==> flow/design.v (excerpt) <==
module tpumac
 #(parameter BITS_AB=8,
   parameter BITS_C=16)
  (
   input clk, rst_n, WrEn, en,
   input signed [BITS_AB-1:0] Ain,
   input signed [BITS_AB-1:0] Bin,
   input signed [BITS_C-1:0] Cin,
   output reg signed [BITS_AB-1:0] Aout,
   output reg signed [BITS_AB-1:0] Bout,
   output reg signed [BITS_C-1:0] Cout
  );
  reg signed [BITS_C-1:0] Mult;
  reg [BITS_C-1:0] Adder, CMux;
  assign Mult = Ain * Bin;
  assign Adder = Mult + Cout;
  assign CMux = WrEn ? Cin : Adder;
  always@(posedge clk, negedge rst_n) begin
	if (!rst_n) begin
		Aout <= '0;
		Bout <= '0;
		Cout <= '0;
	end
	else if (en) begin
		Aout <= Ain;
		Bout <= Bin;
		Cout <= CMux;
	end
  end
endmodule
Size in the first run: about 410 cells after synthesis, roughly 32 flip-flops, about 68 I/O pins.
clock: 4.95 ns
lec_check: 0
cap_margin: 20
core_margin: 2
core_utilization: 70
cts_cluster_diameter: 43
cts_cluster_size: 25
place_density_lb_addon: 0.25
slew_margin: 20
run.sh (not shown) runs the stock make flow with config.mk's settings and CLKGATE_MAP_FILE=.
The baseline never finished: it broke off in global routing, error GRT-0116.
Next try:
Settings changed: CORE_UTILIZATION 70 to 72, CTS_CLUSTER_DIAMETER 43 to 27, PLACE_DENSITY_LB_ADDON 0.25 to 0.27.
The new run ended with an error in clock tree synthesis.
Die area goes down by 2.6%.
Area after synthesis is unchanged.
Synthesized cell count stays the same.
Next try:
Settings changed: CORE_UTILIZATION 72 to 63, CTS_CLUSTER_SIZE 25 to default, PLACE_DENSITY_LB_ADDON 0.27 to default.
What happened: The new run finished but fails on negative setup slack. Synthesized cell count does not change. Die area came out higher by 14%. Area after synthesis is unchanged.

== run A ==
tpumac again, from the RTL that the note above started with.
==> flow/config.mk <==
export PLATFORM = sky130hd
export DESIGN_NAME = tpumac
export DESIGN_NICKNAME = tpumac
export VERILOG_FILES = /design/flow/design.v
export SDC_FILE = /design/flow/constraint.sdc
export NUM_CORES = 4
export LEC_CHECK = 0
export CAP_MARGIN = 20
export CELL_PAD_IN_SITES_DETAIL_PLACEMENT = 2
export CELL_PAD_IN_SITES_GLOBAL_PLACEMENT = 1
export CORE_MARGIN = 2
export CORE_UTILIZATION = 69
export CTS_CLUSTER_DIAMETER = 246
export CTS_CLUSTER_SIZE = 66
export GPL_ROUTABILITY_DRIVEN = 1
export GPL_TIMING_DRIVEN = 0
export HOLD_SLACK_MARGIN = 0.24
export PLACE_DENSITY = 0.74
export SLEW_MARGIN = 20
export TNS_END_PERCENT = 60
==> flow/constraint.sdc <==
create_clock -name core_clock -period 3.67 [get_ports {clk}]
set_input_delay 0.7340 -clock core_clock [delete_from_list [all_inputs] [get_ports {clk}]]
set_output_delay 0.7340 -clock core_clock [all_outputs]
set_load 0.01 [all_outputs]
Run A | ERROR | 3_3_place_gp
#### Input delta (run B over run A)
- TNS_END_PERCENT removed (was 60)
- GPL_ROUTABILITY_DRIVEN removed (was 1)
- CTS_CLUSTER_DIAMETER changed from 246 to 297
- SETUP_SLACK_MARGIN newly set to 0.98
- CTS_CLUSTER_SIZE changed from 66 to 100
- CORE_UTILIZATION changed from 69 to 57
- CELL_PAD_IN_SITES_DETAIL_PLACEMENT removed (was 2)
- CELL_PAD_IN_SITES_GLOBAL_PLACEMENT removed (was 1)
- HOLD_SLACK_MARGIN removed (was 0.24)
- PLACE_DENSITY removed (was 0.74)
- GPL_TIMING_DRIVEN removed (was 0)
## What came out
To summarise run B: no stage aborted, but the layout did not pass its checks, failing on setup timing. On floorplan core density: run B sits below run A. Re net count after synthesis: no difference whatsoever between run B and run A. Summary: placeable core region, run B worse than run A. Changes observed in run B relative to run A: horizontal die dimension up 9.5%, post-synth area from yosys stat flat.
Setup changes, run B to run C
- setting TNS_END_PERCENT to 60 for the first time
- setting PLACE_DENSITY to 0.77 for the first time
- setting CELL_PAD_IN_SITES_DETAIL_PLACEMENT to 2 for the first time
- setting GPL_TIMING_DRIVEN to 0 for the first time
- removing SETUP_SLACK_MARGIN (formerly 0.98)
- changing CORE_UTILIZATION from 57 to 30
- changing CTS_CLUSTER_DIAMETER from 297 to 246
- setting CELL_PAD_IN_SITES_GLOBAL_PLACEMENT to 1 for the first time
- changing CTS_CLUSTER_SIZE from 100 to 66
- setting GPL_ROUTABILITY_DRIVEN to 1 for the first time
- Run C: complete, dirty (setup timing)
- Of run C and run B, it is run C that has the lower share of the core filled with cells.
- The area of combinational cells with multiple inputs in run C sits 1.0% below the value recorded for run B.
- met3 usage in global routing was higher in run B than in run C.
Inputs modified between run C and run D:
- TNS_END_PERCENT: 60 -> unset
- GPL_ROUTABILITY_DRIVEN: 1 -> unset
- CELL_PAD_IN_SITES_DETAIL_PLACEMENT: 2 -> unset
- ABC_AREA: unset -> 1
- PLACE_DENSITY: 0.77 -> unset
- CTS_CLUSTER_DIAMETER: 246 -> 297
- GPL_TIMING_DRIVEN: 0 -> unset
- CTS_CLUSTER_SIZE: 66 -> 98
- CELL_PAD_IN_SITES_GLOBAL_PLACEMENT: 1 -> unset
- CORE_UTILIZATION: 30 -> 57
- Although run D finished all stages, its layout failed final checks on setup timing.
- Minimum period implied by the final worst setup slack: run D vs run C down 460 ps
- Going from run C to run D, yosys stat chip area now larger, first-pass GRT wire length decreased by about 9% relative to the old numbers, total routed wirelength went down.
- Sum of negative setup slack for run D: 4230 ps up relative to run C
- As of run D, first-iteration DRC count had risen by more than 100% compared to run C.
- Delay of the slowest cell on the worst path: higher on run C
- Taking run C as the reference, in run D buffer count from post-CTS setup fixing grew by 2, area of the die saw a decrease.
